==> wip/raven <==
==> flow/design.v (excerpt) <==
module ixu_mc_pipe (
    input  wire         core_clock_i,
    input  wire         core_flush_i,
    input  wire  [17:0] data_i,
    input  wire         valid_i,
    output logic        busy_o,
    output wire  [ 5:0] rs1_o,
    output wire  [ 5:0] rs2_o,
    input  wire  [31:0] rs1_data_i,
    input  wire  [31:0] rs2_data_i,
    output wire  [ 4:0] rob_o,
    input  wire  [ 6:0] opcode_i,
    input  wire  [ 6:0] ins_type,
    input  wire         imm_i,
    input  wire  [31:0] immediate_i,
    input  wire  [ 5:0] dest_i,
    output logic [ 5:0] wakeup_dest,
    output logic        wakeup_valid,
    output logic [ 5:0] l_wakeup_dest,
    output logic        l_wakeup_valid,
    output logic [ 5:0] ixu_mc_ex_dest,
    output logic [31:0] ixu_mc_ex_data,
    output logic        ixu_mc_ex_valid,
    output logic [ 5:0] ixu_mc_wb_dest,
    output logic [31:0] ixu_mc_wb_data,
    output logic        ixu_mc_wb_valid,
    output wire  [ 4:0] pmu_ins_id_o,
    output wire         pmu_ins_valid_o
);
Settings: LEC_CHECK=0, ABC_AREA=1, CAP_MARGIN=20, CORE_MARGIN=2, CORE_UTILIZATION=72, CTS_CLUSTER_DIAMETER=391, CTS_CLUSTER_SIZE=99, PLACE_DENSITY=0.42, SETUP_SLACK_MARGIN=0.4, SLEW_MARGIN=20; clock period 6.03 ns.
run.sh (not shown) runs the stock make flow with config.mk's settings and CLKGATE_MAP_FILE=.
==> inputs of wip/willow, as changes to wip/raven <==
ABC_AREA = unset   (was 1)
CORE_UTILIZATION = 62   (was 72)
CTS_CLUSTER_DIAMETER = unset   (was 391)
CTS_CLUSTER_SIZE = 96   (was 99)
PLACE_DENSITY = unset   (was 0.42)
==> flow/constraint.sdc (replaced) <==
create_clock -name core_clock -period 6.93 [get_ports {core_clock_i}]
set_input_delay 1.3860 -clock core_clock [delete_from_list [all_inputs] [get_ports {core_clock_i}]]
set_output_delay 1.3860 -clock core_clock [all_outputs]
set_load 0.01 [all_outputs]
==> inputs of wip/maple, as changes to wip/raven <==
ABC_AREA = 0   (was 1)
CELL_PAD_IN_SITES_DETAIL_PLACEMENT = 0   (was unset)
CORE_UTILIZATION = 66   (was 72)
CTS_CLUSTER_DIAMETER = unset   (was 391)
CTS_CLUSTER_SIZE = 85   (was 99)
PLACE_DENSITY = unset   (was 0.42)
SETUP_SLACK_MARGIN = 1.29   (was 0.4)
==> flow/constraint.sdc (replaced) <==
create_clock -name core_clock -period 9.04 [get_ports {core_clock_i}]
set_input_delay 1.8080 -clock core_clock [delete_from_list [all_inputs] [get_ports {core_clock_i}]]
set_output_delay 1.8080 -clock core_clock [all_outputs]
set_load 0.01 [all_outputs]
==> results <==
wip/raven died in global routing (5_1_grt) with GRT-0116. wip/maple finished with timing, DRC and antenna clean. wip/willow reached the layout checks and failed them: setup timing.
Flip-flop count is the same in wip/willow and wip/maple.
Against wip/willow, the register-to-register slack of wip/maple is higher by 1.8 ns.
Against wip/willow, the clock-buffer cell count of wip/maple is lower by 11.
In core utilization, wip/willow and wip/maple hardly differ.
Of wip/willow and wip/maple, wip/maple has the higher clock skew (gap 0.043 ns).
Of wip/willow and wip/maple, wip/willow has the higher cell count (gap about 6%, measured against wip/maple).
Between wip/maple and wip/willow, the lower worst setup slack is in wip/willow (gap 1.8 ns).
Via count: wip/maple is smaller than wip/willow (about 3%).
==> figures <==
quantity                                                                                                wip/maple                  wip/raven                wip/willow
Run status                                                                               timing/DRC/antenna clean  aborted with a tool error  finished with violations
Stage where the flow stopped                                                                                    -   global routing (5_1_grt)                         -
Layout check failures                                                                                           -                          -              setup timing
Worst setup path class                                                                     flip-flop to flip-flop                          -    flip-flop to flip-flop
Routed length on met3                                                                                     36.9 mm                          -                   33.7 mm
Post-CTS clock slew at the launch and capture registers of the worst setup and hold paths                 0.06 ns                          -                   0.07 ns
Length of routed met2 wiring                                                                               101 mm                          -                    110 mm
# diodes                                                                                                       17                          -                        14
Number of nets at floorplan                                                                                 8,797                     10,300                     8,797
Actual slew at the worst max-slew pin                                                                     1.25 ns                          -                   1.15 ns
Worst Hold Class                                                                           flip-flop to flip-flop                          -    flip-flop to flip-flop
FFs & Latches                                                                                                 305                          -                       305
Effective utilization at floorplan                                                                          66.8%                      72.8%                     62.5%
Maximum clock frequency                                                                                   117 MHz                          -                   122 MHz
CP max FO                                                                                                       5                          -                         7

==> inputs of job 2839 <==
Starting RTL as in the previous note.
// ixu_mc_pipe
module ixu_mc_pipe (
    input  wire         core_clock_i,
    input  wire         core_flush_i,
    input  wire  [17:0] data_i,
    input  wire         valid_i,
    output logic        busy_o,
    output wire  [ 5:0] rs1_o,
    output wire  [ 5:0] rs2_o,
    input  wire  [31:0] rs1_data_i,
    input  wire  [31:0] rs2_data_i,
    output wire  [ 4:0] rob_o,
    input  wire  [ 6:0] opcode_i,
    input  wire  [ 6:0] ins_type,
    input  wire         imm_i,
    input  wire  [31:0] immediate_i,
    input  wire  [ 5:0] dest_i,
    output logic [ 5:0] wakeup_dest,
    output logic        wakeup_valid,
    output logic [ 5:0] l_wakeup_dest,
    output logic        l_wakeup_valid,
    output logic [ 5:0] ixu_mc_ex_dest,
    output logic [31:0] ixu_mc_ex_data,
    output logic        ixu_mc_ex_valid,
    output logic [ 5:0] ixu_mc_wb_dest,
    output logic [31:0] ixu_mc_wb_data,
    output logic        ixu_mc_wb_valid,
    output wire  [ 4:0] pmu_ins_id_o,
    output wire         pmu_ins_valid_o
);
export LEC_CHECK = 0
export CAP_MARGIN = 20
export CELL_PAD_IN_SITES_DETAIL_PLACEMENT = 2
export CELL_PAD_IN_SITES_GLOBAL_PLACEMENT = 1
export CORE_MARGIN = 8
export CORE_UTILIZATION = 50
export CTS_CLUSTER_DIAMETER = 122
export CTS_CLUSTER_SIZE = 92
export GPL_ROUTABILITY_DRIVEN = 0
export GPL_TIMING_DRIVEN = 0
export HOLD_SLACK_MARGIN = 0.15
export PLACE_DENSITY = 0.84
export SLEW_MARGIN = 20
export TNS_END_PERCENT = 65
create_clock -name core_clock -period 5.35 [get_ports {core_clock_i}]
==> inputs of job 7527, as changes to job 2839 <==
- ABC_AREA: not set -> 1
- CELL_PAD_IN_SITES_GLOBAL_PLACEMENT: 1 -> not set
- CORE_MARGIN: 8 -> 2
- CORE_UTILIZATION: 50 -> 16
- CTS_CLUSTER_DIAMETER: 122 -> not set
- CTS_CLUSTER_SIZE: 92 -> 98
- GPL_ROUTABILITY_DRIVEN: 0 -> not set
- HOLD_SLACK_MARGIN: 0.15 -> not set
- PLACE_DENSITY: 0.84 -> not set
- PLACE_DENSITY_LB_ADDON: not set -> 0.24
- SETUP_SLACK_MARGIN: not set -> 1.29
- SLEW_MARGIN: 20 -> 25
- TNS_END_PERCENT: 65 -> not set
==> flow/constraint.sdc (replaced) <==
create_clock -name core_clock -period 4.94 [get_ports {core_clock_i}]
set_input_delay 0.9880 -clock core_clock [delete_from_list [all_inputs] [get_ports {core_clock_i}]]
set_output_delay 0.9880 -clock core_clock [all_outputs]
set_load 0.01 [all_outputs]
==> inputs of job 8357, as changes to job 2839 <==
- CAP_MARGIN: 20 -> 40
- CELL_PAD_IN_SITES_DETAIL_PLACEMENT: 2 -> not set
- CELL_PAD_IN_SITES_GLOBAL_PLACEMENT: 1 -> not set
- CORE_MARGIN: 8 -> 2
- CORE_UTILIZATION: 50 -> 70
- CTS_CLUSTER_DIAMETER: 122 -> 222
- CTS_CLUSTER_SIZE: 92 -> 34
- GPL_ROUTABILITY_DRIVEN: 0 -> not set
- GPL_TIMING_DRIVEN: 0 -> not set
- HOLD_SLACK_MARGIN: 0.15 -> not set
- PLACE_DENSITY: 0.84 -> not set
- SETUP_SLACK_MARGIN: not set -> 0.4
- TNS_END_PERCENT: 65 -> not set
==> flow/constraint.sdc (replaced) <==
create_clock -name core_clock -period 7.96 [get_ports {core_clock_i}]
set_input_delay 1.5920 -clock core_clock [delete_from_list [all_inputs] [get_ports {core_clock_i}]]
set_output_delay 1.5920 -clock core_clock [all_outputs]
set_load 0.01 [all_outputs]
==> comparison <==
- Job 7527 completed, yet does not pass: negative setup slack. Job 8357 failed in 5_1_grt on GRT-0232. Job 2839 died in 3_5_place_dp, error DPL-0033.
- In area after synthesis, job 2839 and job 8357 do not differ.
- Die size: job 8357 < job 2839 < job 7527.
- Synthesized cell count: job 8357 is lower than job 7527 (about 17%).
==> figures <==
Run status: job 2839 aborted with a tool error; job 8357 aborted with a tool error; job 7527 complete, but fails checks
Failing step: job 2839 3_5_place_dp; job 8357 5_1_grt; job 7527 -
Layout check failures: job 2839 -; job 8357 -; job 7527 negative setup slack
Hold Buf Count CTS: job 2839 -; job 8357 0; job 7527 0
Number of sinks handled by clock tree synthesis: job 2839 -; job 8357 305; job 7527 305
Setup Buffers After CTS: job 2839 -; job 8357 75; job 7527 268
Most repeated cell in the gate-level netlist after synthesis: job 2839 sky130_fd_sc_hd__inv_1; job 8357 sky130_fd_sc_hd__inv_1; job 7527 sky130_fd_sc_hd__nand2_1
YS chip area: job 2839 61,400 um^2; job 8357 61,400 um^2; job 7527 64,500 um^2
Inserted Clock Buffers: job 2839 -; job 8357 13; job 7527 41
Floorplan core density: job 2839 50.4%; job 8357 70.7%; job 7527 16.0%
Row count: job 2839 128; job 8357 108; job 7527 233
Cell total after placement: job 2839 -; job 8357 8,749; job 7527 14,200
Longest Clk Path Bufs: job 2839 -; job 8357 3; job 7527 3
Dpl hpwl: job 2839 -; job 8357 200,000 um; job 7527 311,000 um
Post-Synthesis Cells: job 2839 7,149; job 8357 7,149; job 7527 8,659
